==> flow/design.v (excerpt) <==
module CPUSystem(Clock, Reset, T, Mem_Address, Mem_WData, Mem_RData, Mem_Read, Mem_Write);
Settings: LEC_CHECK=0, ABC_AREA=1, CAP_MARGIN=10, CELL_PAD_IN_SITES_DETAIL_PLACEMENT=0, CELL_PAD_IN_SITES_GLOBAL_PLACEMENT=0, CORE_ASPECT_RATIO=0.92, CORE_MARGIN=2, CORE_UTILIZATION=72, CTS_CLUSTER_DIAMETER=231, GPL_ROUTABILITY_DRIVEN=1, MAX_ROUTING_LAYER=met5, MIN_ROUTING_LAYER=met1, PLACE_DENSITY=0.37, SETUP_SLACK_MARGIN=-0.06, SLEW_MARGIN=30; clock period 5.11 ns.
run.sh (not shown) runs the stock make flow with config.mk's settings and CLKGATE_MAP_FILE=.
The starting point finished but fails on negative setup slack.
Next try:
- ABC_AREA: 1 -> not set
- CAP_MARGIN: 10 -> 20
- CELL_PAD_IN_SITES_DETAIL_PLACEMENT: 0 -> not set
- CELL_PAD_IN_SITES_GLOBAL_PLACEMENT: 0 -> not set
- CORE_ASPECT_RATIO: 0.92 -> not set
- CORE_UTILIZATION: 72 -> 40
- CTS_CLUSTER_DIAMETER: 231 -> not set
- GPL_ROUTABILITY_DRIVEN: 1 -> not set
- MAX_ROUTING_LAYER: met5 -> not set
- MIN_ROUTING_LAYER: met1 -> not set
- PLACE_DENSITY: 0.37 -> not set
- SETUP_SLACK_MARGIN: -0.06 -> not set
- SLEW_MARGIN: 30 -> 20
- clock period: 5.11 -> 9.2 ns (I/O delays scaled with it)
Outcome: The new run finished clean. Non-clock buffer count falls by 71. Global-route usage falls by 21 points. First-iteration DRC count falls by about 40%. Sequential share of layout area rises by 0.65 points. Via count falls by about 13%. Area after synthesis rises by about 0.34%. Combinational power falls by about 80%.
Next try:
- CORE_UTILIZATION: 40 -> 66
- SETUP_SLACK_MARGIN: not set -> 2.61
- clock period: 9.2 -> 9.71 ns (I/O delays scaled with it)
What happened:
- cell area came out higher by 1.7%
- synthesized cell count stays the same
- power came out lower by 6.5%
- count of clock-buffer cells in the layout came out higher by 4
- die size came out lower by 39%
Next try:
- CORE_UTILIZATION: 66 -> 72
- SETUP_SLACK_MARGIN: 2.61 -> not set
- clock period: 9.71 -> 6.17 ns (I/O delays scaled with it)
Effect: With this change the flow finished but failed the layout checks on negative setup slack; core utilization is higher by 7.6 points; routed wire length went down by 1.2%; design area is higher by 1.2%; final cell count grows by 1.1%; setup slack loses 2.5 ns.

* * *

CPUSystem again, from the RTL that the note above started with.
export LEC_CHECK = 0
export CAP_MARGIN = 20
export CORE_MARGIN = 2
export CORE_UTILIZATION = 72
export CTS_CLUSTER_DIAMETER = 47
export CTS_CLUSTER_SIZE = 31
export PLACE_DENSITY_LB_ADDON = 0.28
export SETUP_SLACK_MARGIN = 2.67
export SLEW_MARGIN = 20
create_clock -name core_clock -period 14.4 [get_ports {Clock}]
The first run went through all stages and came out clean.
Change:
Settings changed: ABC_AREA from default to 1, CTS_CLUSTER_DIAMETER 47 to default, CTS_CLUSTER_SIZE 31 to default, PLACE_DENSITY_LB_ADDON 0.28 to 0.19, SETUP_SLACK_MARGIN 2.67 to default.
Clock period 14.4 ns to 5.32 ns, I/O delays scaled along.
The changed run ran to the end with violations: negative setup slack.
Total power rises to 4.4 times its value.
Clock skew barely changes.
Die area falls by about 0.33%.
Change:
Settings changed: CORE_ASPECT_RATIO from default to 0.99, CTS_CLUSTER_DIAMETER from default to 27, CTS_CLUSTER_SIZE from default to 78, HOLD_SLACK_MARGIN from default to 0.07, SETUP_SLACK_MARGIN from default to 1.55.
Outcome:
- The new run stopped in global routing (5_1_grt)
- die area barely changes
- synthesized area stays the same
- synthesized cell count is unchanged
Change:
Settings changed: CORE_ASPECT_RATIO 0.99 to default, CORE_UTILIZATION 72 to 41, CTS_CLUSTER_DIAMETER 27 to default, CTS_CLUSTER_SIZE 78 to default, HOLD_SLACK_MARGIN 0.07 to default, PLACE_DENSITY_LB_ADDON 0.19 to 0.09, SETUP_SLACK_MARGIN 1.55 to default.
Clock period 5.32 ns to 12.0 ns, I/O delays scaled along.
- Now the flow went through all stages and came out clean
- die size came out higher by 74%
- area after synthesis is unchanged
- synthesized cell count does not change

* * *

## oak
CPUSystem again, from the RTL that the note above started with.
clock: 11.7 ns
lec_check: 0
cap_margin: 20
core_margin: 4
core_utilization: 40
slew_margin: 40
Modified inputs, pine compared to oak
- SLEW_MARGIN changed from 40 to 20
- CORE_MARGIN changed from 4 to 2
- the clock period (ns, I/O delays scaled along) changed from 11.7 to 16.5
Findings:
Looking at worst setup path endpoint, the Mem_WData[6] result is from pine; the Mem_WData[7] one comes from oak.
met1 wire length grows by a few percent when moving from oak to pine.
The sequential cell area share of pine and that of oak are within noise of each other.
Measured against each other, oak and pine differ in routed wire length on met2, the higher figure coming from pine.

* * *

Starting RTL as in the previous note.
make LEC_CHECK=0 CAP_MARGIN=20 CELL_PAD_IN_SITES_DETAIL_PLACEMENT=1 CELL_PAD_IN_SITES_GLOBAL_PLACEMENT=3 CORE_ASPECT_RATIO=1.42 CORE_MARGIN=10 CORE_UTILIZATION=56 CTS_CLUSTER_DIAMETER=68 GPL_TIMING_DRIVEN=1 PLACE_DENSITY_LB_ADDON=0.03 SETUP_SLACK_MARGIN=1.62 SLEW_MARGIN=20 finish   # period 6.54 ns
The first run never finished: it broke off in global placement without I/O (3_1_place_gp_skip_io).
Edit:
- CELL_PAD_IN_SITES_DETAIL_PLACEMENT: 1 -> unset
- CELL_PAD_IN_SITES_GLOBAL_PLACEMENT: 3 -> unset
- CORE_ASPECT_RATIO: 1.42 -> unset
- CORE_MARGIN: 10 -> 2
- CORE_UTILIZATION: 56 -> 60
- CTS_CLUSTER_DIAMETER: 68 -> unset
- GPL_TIMING_DRIVEN: 1 -> unset
- PLACE_DENSITY_LB_ADDON: 0.03 -> unset
- SETUP_SLACK_MARGIN: 1.62 -> unset
- clock period: 6.54 -> 8.38 ns (I/O delays scaled with it)
After rerunning:
- This time the run finished clean
- area after synthesis is unchanged
- synthesized cell count stays the same
- die size shrinks by about a fifth
Edit:
- ABC_AREA: unset -> 1
- CORE_UTILIZATION: 60 -> 72
- PLACE_DENSITY_LB_ADDON: unset -> 0.19
- clock period: 8.38 -> 5.37 ns (I/O delays scaled with it)
- With this change the flow completed and failed the layout checks on negative setup slack
- area after synthesis went down by 0.34%
- total power went up to 2.6 times its value
- clock power went up by 61%
- worst setup slack is worse by 490 ps
- cell area went up by 7.6%
- final cell count went up by 23%
- clock skew hardly moves
- clock-buffer cell count went up by 2
Edit:
- ABC_AREA: 1 -> unset
- CORE_UTILIZATION: 72 -> 66
- PLACE_DENSITY_LB_ADDON: 0.19 -> unset
- SETUP_SLACK_MARGIN: unset -> 1.14
- clock period: 5.37 -> 7.83 ns (I/O delays scaled with it)
After rerunning: The new run went through all stages and came out clean; global-route usage went down by 4.1 points; wire length went up by 0.49%; combinational power went down by 71%; power went down by about 60%.

* * *

CPUSystem again, from the RTL that the note above started with.
// CPUSystem
module CPUSystem(Clock, Reset, T, Mem_Address, Mem_WData, Mem_RData, Mem_Read, Mem_Write);
Settings: LEC_CHECK=0, CAP_MARGIN=30, CELL_PAD_IN_SITES_GLOBAL_PLACEMENT=2, CORE_MARGIN=4, CORE_UTILIZATION=40, CTS_CLUSTER_DIAMETER=280, SLEW_MARGIN=40; clock period 11.7 ns.
==> next run, changes <==
==> flow/config.mk (replaced) <==
export PLATFORM = sky130hd
export DESIGN_NAME = CPUSystem
export DESIGN_NICKNAME = CPUSystem
export VERILOG_FILES = /design/flow/design.v
export SDC_FILE = /design/flow/constraint.sdc
export NUM_CORES = 4
export LEC_CHECK = 0
export CAP_MARGIN = 20
export CORE_MARGIN = 2
export CORE_UTILIZATION = 37
export SLEW_MARGIN = 20
==> flow/constraint.sdc (replaced) <==
create_clock -name core_clock -period 9.2 [get_ports {Clock}]
set_input_delay 1.8400 -clock core_clock [delete_from_list [all_inputs] [get_ports {Clock}]]
set_output_delay 1.8400 -clock core_clock [all_outputs]
set_load 0.01 [all_outputs]
The changed run completed with no timing, DRC or antenna violations.
Register-to-register slack gets worse by 2500 ps.
Worst setup slack got worse by 2200 ps.
Die size rises by 4.6%.
Sequential share of layout area is about the same.
Sequential power came out higher by 27%.
Final area stays flat.

* * *

Starting RTL as in the previous note.
==> flow/design.v (excerpt) <==
module CPUSystem(Clock, Reset, T, Mem_Address, Mem_WData, Mem_RData, Mem_Read, Mem_Write);
make LEC_CHECK=0 CAP_MARGIN=40 CELL_PAD_IN_SITES_DETAIL_PLACEMENT=2 CELL_PAD_IN_SITES_GLOBAL_PLACEMENT=1 CORE_MARGIN=7 CORE_UTILIZATION=40 CTS_CLUSTER_DIAMETER=280 GPL_ROUTABILITY_DRIVEN=0 GPL_TIMING_DRIVEN=0 MAX_ROUTING_LAYER=met4 SLEW_MARGIN=0 finish   # period 11.7 ns
Change:
--- a/flow/config.mk
+++ b/flow/config.mk
@@ -8,5 +8,5 @@
 export CAP_MARGIN = 40
 export CELL_PAD_IN_SITES_DETAIL_PLACEMENT = 2
-export CELL_PAD_IN_SITES_GLOBAL_PLACEMENT = 1
+export CELL_PAD_IN_SITES_GLOBAL_PLACEMENT = 0
 export CORE_MARGIN = 7
 export CORE_UTILIZATION = 40
@@ -15,3 +15,4 @@
 export GPL_TIMING_DRIVEN = 0
 export MAX_ROUTING_LAYER = met4
+export SETUP_SLACK_MARGIN = -0.64
 export SLEW_MARGIN = 0
==> flow/constraint.sdc (replaced) <==
create_clock -name core_clock -period 8.81 [get_ports {Clock}]
set_input_delay 1.7620 -clock core_clock [delete_from_list [all_inputs] [get_ports {Clock}]]
set_output_delay 1.7620 -clock core_clock [all_outputs]
set_load 0.01 [all_outputs]
Effect: With this change the flow aborted during 5_1_grt on GRT-0116. Die size is unchanged. Synthesized cell count stays the same. Synthesized area is unchanged.
Change:
==> flow/config.mk (replaced) <==
export PLATFORM = sky130hd
export DESIGN_NAME = CPUSystem
export DESIGN_NICKNAME = CPUSystem
export VERILOG_FILES = /design/flow/design.v
export SDC_FILE = /design/flow/constraint.sdc
export NUM_CORES = 4
export LEC_CHECK = 0
export CAP_MARGIN = 40
export CELL_PAD_IN_SITES_GLOBAL_PLACEMENT = 1
export CORE_MARGIN = 7
export CORE_UTILIZATION = 40
export CTS_CLUSTER_DIAMETER = 280
export GPL_ROUTABILITY_DRIVEN = 0
export GPL_TIMING_DRIVEN = 0
export SLEW_MARGIN = 40
==> flow/constraint.sdc (replaced) <==
create_clock -name core_clock -period 11.7 [get_ports {Clock}]
set_input_delay 2.3400 -clock core_clock [delete_from_list [all_inputs] [get_ports {Clock}]]
set_output_delay 2.3400 -clock core_clock [all_outputs]
set_load 0.01 [all_outputs]
The changed run produced a clean layout. Synthesized area is unchanged. Die area stays the same. Synthesized cell count stays the same.
Change:
==> flow/config.mk (replaced) <==
export PLATFORM = sky130hd
export DESIGN_NAME = CPUSystem
export DESIGN_NICKNAME = CPUSystem
export VERILOG_FILES = /design/flow/design.v
export SDC_FILE = /design/flow/constraint.sdc
export NUM_CORES = 4
export LEC_CHECK = 0
export CAP_MARGIN = 20
export CORE_MARGIN = 2
export CORE_UTILIZATION = 57
export SETUP_SLACK_MARGIN = 2.67
export SLEW_MARGIN = 20
==> flow/constraint.sdc (replaced) <==
create_clock -name core_clock -period 9.34 [get_ports {Clock}]
set_input_delay 1.8680 -clock core_clock [delete_from_list [all_inputs] [get_ports {Clock}]]
set_output_delay 1.8680 -clock core_clock [all_outputs]
set_load 0.01 [all_outputs]
After rerunning:
- sequential share of layout area rises by 0.30 points
- synthesized area does not change
- die area shrinks by about 35%

* * *

Starting RTL as in the previous note.
Settings: LEC_CHECK=0, ABC_AREA=1, CAP_MARGIN=10, CELL_PAD_IN_SITES_DETAIL_PLACEMENT=0, CELL_PAD_IN_SITES_GLOBAL_PLACEMENT=0, CORE_ASPECT_RATIO=0.92, CORE_MARGIN=2, CORE_UTILIZATION=72, CTS_CLUSTER_DIAMETER=231, GPL_ROUTABILITY_DRIVEN=1, MAX_ROUTING_LAYER=met5, MIN_ROUTING_LAYER=met1, PLACE_DENSITY=0.37, SETUP_SLACK_MARGIN=0.42, SLEW_MARGIN=30; clock period 5.11 ns.
The first run finished with negative setup slack left.
Change:
Settings changed: CAP_MARGIN 10 to 20, CELL_PAD_IN_SITES_DETAIL_PLACEMENT 0 to not set, CELL_PAD_IN_SITES_GLOBAL_PLACEMENT 0 to not set, CORE_ASPECT_RATIO 0.92 to not set, CTS_CLUSTER_DIAMETER 231 to 172, CTS_CLUSTER_SIZE set to 100, GPL_ROUTABILITY_DRIVEN 1 to not set, MAX_ROUTING_LAYER met5 to not set, MIN_ROUTING_LAYER met1 to not set, PLACE_DENSITY 0.37 to not set, SETUP_SLACK_MARGIN 0.42 to not set, SLEW_MARGIN 30 to 20.
Clock period 5.11 ns to 4.31 ns, I/O delays scaled along.
=>
- With this change the flow failed in 5_1_grt
- die area barely changes
- synthesized area does not change
- synthesized cell count does not change
Change:
Settings changed: CAP_MARGIN 20 to 0, CORE_ASPECT_RATIO set to 0.5, CTS_CLUSTER_SIZE 100 to 10, PLACE_DENSITY set to 0.39.
Clock period 4.31 ns to 4.38 ns, I/O delays scaled along.
What happened:
- The changed run stopped in 5_1_grt
- synthesized area stays the same
- die size is about the same
- synthesized cell count stays the same
Change:
Settings changed: CORE_ASPECT_RATIO 0.5 to not set, PLACE_DENSITY 0.39 to not set, SETUP_SLACK_MARGIN set to 0.52.
Clock period 4.38 ns to 4.81 ns, I/O delays scaled along.
Outcome: The changed run stopped in 5_1_grt. Synthesized area is unchanged. Synthesized cell count is unchanged. Die area barely changes.
Change:
Settings changed: CAP_MARGIN 0 to 20, CTS_CLUSTER_DIAMETER 172 to 29, CTS_CLUSTER_SIZE 10 to not set, PLACE_DENSITY_LB_ADDON set to 0.19, SETUP_SLACK_MARGIN 0.52 to 1.32.
Clock period 4.81 ns to 5.11 ns, I/O delays scaled along.
The new run died in 5_1_grt (GRT-0232). Synthesized area does not change. Synthesized cell count is unchanged. Die area stays the same.

* * *

CPUSystem again, from the RTL that the note above started with.
clock: 8.81 ns
lec_check: 0
cap_margin: 40
cell_pad_in_sites_detail_placement: 2
cell_pad_in_sites_global_placement: 1
core_margin: 7
core_utilization: 40
cts_cluster_diameter: 280
gpl_routability_driven: 0
gpl_timing_driven: 1
max_routing_layer: met4
slew_margin: 0
Next try:
Settings changed: ABC_AREA set to 1, CELL_PAD_IN_SITES_DETAIL_PLACEMENT 2 to 1, CELL_PAD_IN_SITES_GLOBAL_PLACEMENT 1 to not set, CORE_MARGIN 7 to 2, CORE_UTILIZATION 40 to 41, CTS_CLUSTER_DIAMETER 280 to not set, GPL_ROUTABILITY_DRIVEN 0 to not set, GPL_TIMING_DRIVEN 1 to not set, PLACE_DENSITY_LB_ADDON set to 0.09, SLEW_MARGIN 0 to 20.
Clock period 8.81 ns to 12.0 ns, I/O delays scaled along.
The changed run went through all stages and came out clean; non-clock buffer count falls by 25; sequential power falls by about a fifth; core utilization rises by 1.7 points; cell count rises by about a fifth; cell area rises slightly; die area falls by roughly a tenth; total power rises by a little under a tenth; global-route usage rises by 3.3 points; hold slack stays flat; setup slack gets better by 3.3 ns.
Next try:
Settings changed: ABC_AREA 1 to 0, CORE_ASPECT_RATIO set to 0.89, CTS_CLUSTER_DIAMETER set to 92, CTS_CLUSTER_SIZE set to 20, HOLD_SLACK_MARGIN set to 0.03, MIN_ROUTING_LAYER set to met1, SLEW_MARGIN 20 to 25.
Clock period 12.0 ns to 7.06 ns, I/O delays scaled along.
Effect: The new run produced a clean layout. Via count fell by 5.9%. First-iteration DRC count grows by about 30%. Worst setup slack gets worse by 3.5 ns. Final area went down by about 0.7%. Hold slack gains 0.0094 ns. Critical path depth drops by 4. Wire length goes down by 1.5%. Non-clock buffer count went up by 86. Clock skew rose by 0.028 ns. Die area is higher by about 0.34%.
Next try:
Settings changed: ABC_AREA 0 to not set, CAP_MARGIN 40 to 20, CELL_PAD_IN_SITES_DETAIL_PLACEMENT 1 to not set, CORE_ASPECT_RATIO 0.89 to not set, CORE_UTILIZATION 41 to 40, CTS_CLUSTER_DIAMETER 92 to not set, CTS_CLUSTER_SIZE 20 to not set, HOLD_SLACK_MARGIN 0.03 to not set, MAX_ROUTING_LAYER met4 to not set, MIN_ROUTING_LAYER met1 to not set, PLACE_DENSITY_LB_ADDON 0.09 to not set, SLEW_MARGIN 25 to 20.
Clock period 7.06 ns to 12.0 ns, I/O delays scaled along.
Effect: Design area falls by 2.4%; sequential power drops by 41%; combinational power shrinks by 45%; routed wire length drops by 14%; power went down by 41%; register-to-register slack improves by 3.7 ns.
Power and IR drop assume default switching activity.
